==> inputs of run G <==
## datapath
module datapath (
    part,
    clock,
    value,
    positive,
    reset,
    counter,
    result
);
    input part;
    input clock;
    input [15:0] value;
    input positive;
    input reset;
    output [15:0] counter;
    output [15:0] result;
    wire [15:0] _65 = 16'b0000000000000000;
    wire [15:0] _64 = 16'b0000000000000000;
    wire _102;
    wire _100;
    wire _101;
    wire _103;
    wire [15:0] _104;
    wire _96;
    wire _92;
    wire _93;
    wire _90;
    wire _91;
    wire _94;
    wire _95;
    wire _97;
    wire [15:0] _98;
    wire _86;
    wire _84;
    wire _81;
    wire _82;
    wire _79;
    wire _80;
    wire _83;
    wire _85;
    wire _87;
    wire [15:0] _88;
    wire [41:0] _73 = 42'b000000000000000000000010100011110101110001;
    wire [25:0] _71 = 26'b00000000000000000000000000;
    wire [41:0] _72;
    wire [83:0] _74;
    wire [57:0] _75;
    wire [25:0] _70 = 26'b00000000000000000000000000;
    wire [83:0] _76;
    wire [15:0] _77;
    wire [15:0] _78;
    wire [15:0] _89;
  ...
export LEC_CHECK = 0
export ABC_AREA = 1
export CAP_MARGIN = 20
export CORE_MARGIN = 2
export CORE_UTILIZATION = 50
export CTS_CLUSTER_SIZE = 31
export HOLD_SLACK_MARGIN = 0.3
export SLEW_MARGIN = 20
create_clock -name core_clock -period 23.9 [get_ports {clock}]
run.sh (not shown) runs the stock make flow with config.mk's settings and CLKGATE_MAP_FILE=.
==> inputs of run D, as changes to run G <==
- ABC_AREA: 1 -> default
- CORE_UTILIZATION: 50 -> 40
- CTS_CLUSTER_SIZE: 31 -> default
- HOLD_SLACK_MARGIN: 0.3 -> default
==> flow/constraint.sdc (replaced) <==
create_clock -name core_clock -period 42.0 [get_ports {clock}]
set_input_delay 8.4000 -clock core_clock [delete_from_list [all_inputs] [get_ports {clock}]]
set_output_delay 8.4000 -clock core_clock [all_outputs]
set_load 0.01 [all_outputs]
==> job_summary.md <==
### Flow metrics

| Metric | Value |
|---|---|
| Status | timing/DRC/antenna clean |
| Bufs w/o clock | about 98 |
| Top cells, area | ha_1 (35%), fa_1 (28%), inv_1 (10%), xnor2_1 (3.3%), dfxtp_1 (2.8%) |
| Clk cell area share | 0.00613 |
| Filler instances | between 5000 and 6000 |
| Basic Gates by Area | 0.0878 |
| Crit. path cell count | 133 |
| Avg WL per Cell | 17.4 um |
| Floorplan utilization | 0.404 |
| Fin crit period | about 40 ns |
| Final worst path period share | 0.963 |
| Num rows | 87 |
| Hold Startpoint | _66[14] |
| Final Setup Violations | 0 |
That was run D.
==> job_summary.md <==
### Flow metrics

| Metric | Value |
|---|---|
| Status | complete, but fails checks |
| Failed Checks | setup timing |
| Clk cell area share | 0.00572 |
| Avg WL per Cell | 15.9 um |
| Final WS setup | -6.77 ns |
| Top cells, area | ha_1 (33%), fa_1 (27%), inv_1 (12%), nand2_1 (5.2%), a21oi_1 (3.2%) |
| Final Setup Violations | 16 |
| Num rows | roughly 80 |
| Crit. path cell count | 135 |
That was run G.

========
==> inputs of run R <==
Starting RTL as in the previous note.
make LEC_CHECK=0 CAP_MARGIN=20 CORE_MARGIN=2 CORE_UTILIZATION=72 CTS_CLUSTER_DIAMETER=372 CTS_CLUSTER_SIZE=59 GPL_TIMING_DRIVEN=1 HOLD_SLACK_MARGIN=-0.09 MAX_ROUTING_LAYER=met4 PLACE_DENSITY=0.64 SETUP_SLACK_MARGIN=-1.3 SLEW_MARGIN=40 TNS_END_PERCENT=40 finish   # period 17.7 ns
==> run E (differences from run R) <==
ABC_AREA = 1   (was default)
CTS_CLUSTER_DIAMETER = 192   (was 372)
CTS_CLUSTER_SIZE = 31   (was 59)
GPL_TIMING_DRIVEN = default   (was 1)
HOLD_SLACK_MARGIN = default   (was -0.09)
PLACE_DENSITY = default   (was 0.64)
SETUP_SLACK_MARGIN = default   (was -1.3)
SLEW_MARGIN = 20   (was 40)
TNS_END_PERCENT = default   (was 40)
==> flow/constraint.sdc (replaced) <==
create_clock -name core_clock -period 37.2 [get_ports {clock}]
set_input_delay 7.4400 -clock core_clock [delete_from_list [all_inputs] [get_ports {clock}]]
set_output_delay 7.4400 -clock core_clock [all_outputs]
set_load 0.01 [all_outputs]
==> run B (differences from run R) <==
ABC_AREA = 1   (was default)
CTS_CLUSTER_DIAMETER = 387   (was 372)
CTS_CLUSTER_SIZE = default   (was 59)
GPL_TIMING_DRIVEN = default   (was 1)
HOLD_SLACK_MARGIN = default   (was -0.09)
MAX_ROUTING_LAYER = default   (was met4)
PLACE_DENSITY = 0.4   (was 0.64)
SETUP_SLACK_MARGIN = default   (was -1.3)
SLEW_MARGIN = 20   (was 40)
TNS_END_PERCENT = default   (was 40)
==> flow/constraint.sdc (replaced) <==
create_clock -name core_clock -period 21.6 [get_ports {clock}]
set_input_delay 4.3200 -clock core_clock [delete_from_list [all_inputs] [get_ports {clock}]]
set_output_delay 4.3200 -clock core_clock [all_outputs]
set_load 0.01 [all_outputs]
==> qor summary <==
metric	run B	run R	run E
Outcome	stopped before the end	stopped before the end	timing/DRC/antenna clean
Failing step	global routing	global routing	-
DIE AREA	34600 µm²	33000 µm²	34600 µm²
Xor/xnor cell area share of the yosys netlist	0.0367	0.0462	0.0367
Cell count in the Yosys report	2889	2472	2889
Placement-stage worst setup slack	-10.38 ns	-17.65 ns	0.0656 ns
AND/OR/NAND/NOR Cells, Area Fraction	0.132	0.0878	0.132
Seq/Total Area, Yosys	0.0268	0.0281	0.0268
Placed Instance Area	29700 µm²	28400 µm²	24900 µm²
Post-Syn Instances	2889	2472	2889
Count leader, synth	sky130_fd_sc_hd__inv_1	sky130_fd_sc_hd__ha_1	sky130_fd_sc_hd__inv_1
Cell resize tally after clock tree synthesis	227	187	0
Share of the core filled by cells before placement	0.732	0.727	0.732
Largest type area fraction	0.331	0.347	0.331

========
==> v8: inputs <==
==> flow/design.v <==
module datapath (
    part,
    clock,
    value,
    positive,
    reset,
    counter,
    result
);
    input part;
    input clock;
    input [15:0] value;
    input positive;
    input reset;
    output [15:0] counter;
    output [15:0] result;
    wire [15:0] _65 = 16'b0000000000000000;
    wire [15:0] _64 = 16'b0000000000000000;
    wire _102;
    wire _100;
    wire _101;
    wire _103;
    wire [15:0] _104;
    wire _96;
    wire _92;
    wire _93;
    wire _90;
    wire _91;
    wire _94;
    wire _95;
    wire _97;
    wire [15:0] _98;
    wire _86;
    wire _84;
    wire _81;
    wire _82;
    wire _79;
    wire _80;
    wire _83;
    wire _85;
    wire _87;
    wire [15:0] _88;
    wire [41:0] _73 = 42'b000000000000000000000010100011110101110001;
    wire [25:0] _71 = 26'b00000000000000000000000000;
    wire [41:0] _72;
    wire [83:0] _74;
    wire [57:0] _75;
    wire [25:0] _70 = 26'b00000000000000000000000000;
    wire [83:0] _76;
    wire [15:0] _77;
    wire [15:0] _78;
    wire [15:0] _89;
    wire [15:0] _99;
    wire [15:0] _105;
    wire [15:0] _67 = 16'b0000000000000001;
    wire [15:0] _68;
    wire [15:0] _62 = 16'b0000000000000000;
    wire [15:0] _58 = 16'b0000000001100100;
    wire [41:0] _53 = 42'b000000000000000000000010100011110101110001;
    wire [25:0] _51 = 26'b00000000000000000000000000;
    wire [41:0] _52;
    wire [83:0] _54;
    wire [57:0] _55;
    wire [25:0] _50 = 26'b00000000000000000000000000;
    wire [83:0] _56;
    wire [15:0] _57;
    wire [31:0] _59;
    wire [15:0] _60;
    wire [15:0] _48 = 16'b0000000000110010;
    wire [15:0] _44 = 16'b0000000001100100;
    wire [41:0] _39 = 42'b000000000000000000000010100011110101110001;
    wire [25:0] _37 = 26'b00000000000000000000000000;
    wire [41:0] _38;
    wire [83:0] _40;
    wire [57:0] _41;
    wire [25:0] _36 = 26'b00000000000000000000000000;
    wire [83:0] _42;
    wire [15:0] _43;
    wire [31:0] _45;
    wire [15:0] _46;
    wire [15:0] _34;
    wire [15:0] _29 = 16'b0000000001100100;
    wire [41:0] _24 = 42'b000000000000000000000010100011110101110001;
    wire [25:0] _22 = 26'b00000000000000000000000000;
    wire [41:0] _23;
    wire [83:0] _25;
    wire [57:0] _26;
    wire [25:0] _21 = 26'b00000000000000000000000000;
    wire [83:0] _27;
    wire [15:0] _28;
    wire [31:0] _30;
    wire [15:0] _31;
    wire [15:0] _32;
    wire [15:0] _19 = 16'b0000000001100100;
    wire [15:0] _20;
    wire [15:0] _33;
    wire [15:0] _35;
    wire [15:0] _47;
    wire [15:0] _49;
    wire [15:0] _61;
    wire _63;
    wire [15:0] _69;
    wire _2;
    wire [15:0] _106;
    wire [15:0] _107;
    wire [15:0] _3;
    reg [15:0] _66;
    wire vdd = 1'b1;
    wire [15:0] _16 = 16'b0000000000000000;
    wire [15:0] _15 = 16'b0000000000000000;
    wire _6;
    wire [15:0] _137 = 16'b0000000000110010;
    wire [15:0] _133 = 16'b0000000001100100;
    wire [41:0] _128 = 42'b000000000000000000000010100011110101110001;
    wire [25:0] _126 = 26'b00000000000000000000000000;
    wire [41:0] _127;
    wire [83:0] _129;
    wire [57:0] _130;
    wire [25:0] _125 = 26'b00000000000000000000000000;
    wire [83:0] _131;
    wire [15:0] _132;
    wire [31:0] _134;
    wire [15:0] _135;
    wire [15:0] _123;
    wire [15:0] _118 = 16'b0000000001100100;
    wire [41:0] _113 = 42'b000000000000000000000010100011110101110001;
    wire [25:0] _111 = 26'b00000000000000000000000000;
    wire [41:0] _112;
    wire [83:0] _114;
    wire [57:0] _115;
    wire [25:0] _110 = 26'b00000000000000000000000000;
    wire [83:0] _116;
    wire [15:0] _117;
    wire [31:0] _119;
    wire [15:0] _120;
    wire [15:0] _8;
    wire [15:0] _121;
    wire [15:0] _108 = 16'b0000000001100100;
    wire [15:0] _109;
    wire [15:0] _122;
    wire _10;
    wire [15:0] _124;
    wire [15:0] _136;
    wire _12;
    wire [15:0] _138;
    wire [15:0] _13;
    reg [15:0] _18;
    assign _102 = _49 == _62;
    assign _100 = _18 == _62;
    assign _101 = ~ _100;
    assign _103 = _101 & _102;
    assign _104 = _103 ? _67 : _62;
    assign _96 = _49 < _18;
    assign _92 = _49 == _62;
    assign _93 = ~ _92;
    assign _90 = _18 == _62;
    assign _91 = ~ _90;
    assign _94 = _91 & _93;
    assign _95 = _94 & _10;
    assign _97 = _95 & _96;
    assign _98 = _97 ? _67 : _62;
    assign _86 = _18 < _49;
    assign _84 = ~ _10;
    assign _81 = _49 == _62;
    assign _82 = ~ _81;
    assign _79 = _18 == _62;
    assign _80 = ~ _79;
    assign _83 = _80 & _82;
    assign _85 = _83 & _84;
    assign _87 = _85 & _86;
    assign _88 = _87 ? _67 : _62;
    assign _72 = { _71, _8 };
    assign _74 = _72 * _73;
    assign _75 = _74[83:26];
    assign _76 = { _70, _75 };
    assign _77 = _76[15:0];
    assign _78 = _66 + _77;
    assign _89 = _78 + _88;
    assign _99 = _89 + _98;
    assign _105 = _99 + _104;
    assign _68 = _66 + _67;
    assign _52 = { _51, _49 };
    assign _54 = _52 * _53;
    assign _55 = _54[83:26];
    assign _56 = { _50, _55 };
    assign _57 = _56[15:0];
    assign _59 = _57 * _58;
    assign _60 = _59[15:0];
    assign _38 = { _37, _35 };
    assign _40 = _38 * _39;
    assign _41 = _40[83:26];
    assign _42 = { _36, _41 };
    assign _43 = _42[15:0];
    assign _45 = _43 * _44;
    assign _46 = _45[15:0];
    assign _34 = _18 + _32;
    assign _23 = { _22, _8 };
    assign _25 = _23 * _24;
    assign _26 = _25[83:26];
    assign _27 = { _21, _26 };
    assign _28 = _27[15:0];
    assign _30 = _28 * _29;
    assign _31 = _30[15:0];
    assign _32 = _8 - _31;
    assign _20 = _18 + _19;
    assign _33 = _20 - _32;
    assign _35 = _10 ? _34 : _33;
    assign _47 = _35 - _46;
    assign _49 = _12 ? _48 : _47;
    assign _61 = _49 - _60;
    assign _63 = _61 == _62;
    assign _69 = _63 ? _68 : _66;
    assign _2 = part;
    assign _106 = _2 ? _105 : _69;
    assign _107 = _12 ? _62 : _106;
    assign _3 = _107;
    always @(posedge _6) begin
        _66 <= _3;
    end
    assign _6 = clock;
    assign _127 = { _126, _124 };
    assign _129 = _127 * _128;
    assign _130 = _129[83:26];
    assign _131 = { _125, _130 };
    assign _132 = _131[15:0];
    assign _134 = _132 * _133;
    assign _135 = _134[15:0];
    assign _123 = _18 + _121;
    assign _112 = { _111, _8 };
    assign _114 = _112 * _113;
    assign _115 = _114[83:26];
    assign _116 = { _110, _115 };
    assign _117 = _116[15:0];
    assign _119 = _117 * _118;
    assign _120 = _119[15:0];
    assign _8 = value;
    assign _121 = _8 - _120;
    assign _109 = _18 + _108;
    assign _122 = _109 - _121;
    assign _10 = positive;
    assign _124 = _10 ? _123 : _122;
    assign _136 = _124 - _135;
    assign _12 = reset;
    assign _138 = _12 ? _137 : _136;
    assign _13 = _138;
    always @(posedge _6) begin
        _18 <= _13;
    end
    assign counter = _18;
    assign result = _66;
endmodule
==> flow/run.sh <==
#!/bin/bash
# the make line also repeats each setting of config.mk as NAME=value (left out here)
make -C /OpenROAD-flow-scripts/flow DESIGN_CONFIG=/design/flow/config.mk WORK_HOME=/design/flow/orfs CLKGATE_MAP_FILE= finish
==> flow/config.mk <==
export PLATFORM = sky130hd
export DESIGN_NAME = datapath
export DESIGN_NICKNAME = datapath
export VERILOG_FILES = /design/flow/design.v
export SDC_FILE = /design/flow/constraint.sdc
export NUM_CORES = 4
export LEC_CHECK = 0
export ABC_AREA = 1
export CAP_MARGIN = 0
export CORE_MARGIN = 2
export CORE_UTILIZATION = 71
export CTS_CLUSTER_DIAMETER = 38
export CTS_CLUSTER_SIZE = 31
export SLEW_MARGIN = 20
==> flow/constraint.sdc <==
create_clock -name core_clock -period 32.1 [get_ports {clock}]
set_input_delay 6.4200 -clock core_clock [delete_from_list [all_inputs] [get_ports {clock}]]
set_output_delay 6.4200 -clock core_clock [all_outputs]
set_load 0.01 [all_outputs]
==> v19 (differences from v8) <==
CAP_MARGIN = 5   (was 0)
CTS_CLUSTER_DIAMETER = 224   (was 38)
HOLD_SLACK_MARGIN = -0.1   (was not set)
MAX_ROUTING_LAYER = met4   (was not set)
SETUP_SLACK_MARGIN = 5.0   (was not set)
==> flow/constraint.sdc (replaced) <==
create_clock -name core_clock -period 37.2 [get_ports {clock}]
set_input_delay 7.4400 -clock core_clock [delete_from_list [all_inputs] [get_ports {clock}]]
set_output_delay 7.4400 -clock core_clock [all_outputs]
set_load 0.01 [all_outputs]
==> qor summary <==
quantity	v19	v8
Status	finished clean	aborted with a tool error
Stage where the flow stopped	-	global routing
Clock tree buffer depth	2	2
HPWL Detailed	52300 um	60800 um
Primary FF master, synth	sky130_fd_sc_hd__dfxtp_1	sky130_fd_sc_hd__dfxtp_1
Dpl cell area	25200 um2	28500 um2
Cell area after technology mapping	23900 um2	23900 um2
Total of warnings raised by yosys	1	1
DP Cell Count	3385	3855
Number of cell rows	67	67
Mean Syn Cell Area	8.26 um2	8.26 um2
Die footprint	35100 um2	35100 um2
Count of state elements after synthesis	32	32
Pre-CTS setup slack	1.32 ns	-2.36 ns
PostCTS Resize Cnt	230	240
Post-synth net total	3858	3858
Share of the synthesized area in the top cell type	0.331	0.331
Yosys-reported design area after synthesis	23900 um2	23900 um2
Synth top cell by count	sky130_fd_sc_hd__inv_1	sky130_fd_sc_hd__inv_1
Simple-Gate Area Share	0.132	0.132
Synthesized instance count	2889	2889
Top-level port count	52	52
Placer Congestion	0.989	0.980
# Post-CTS Setup Buffers	102	68
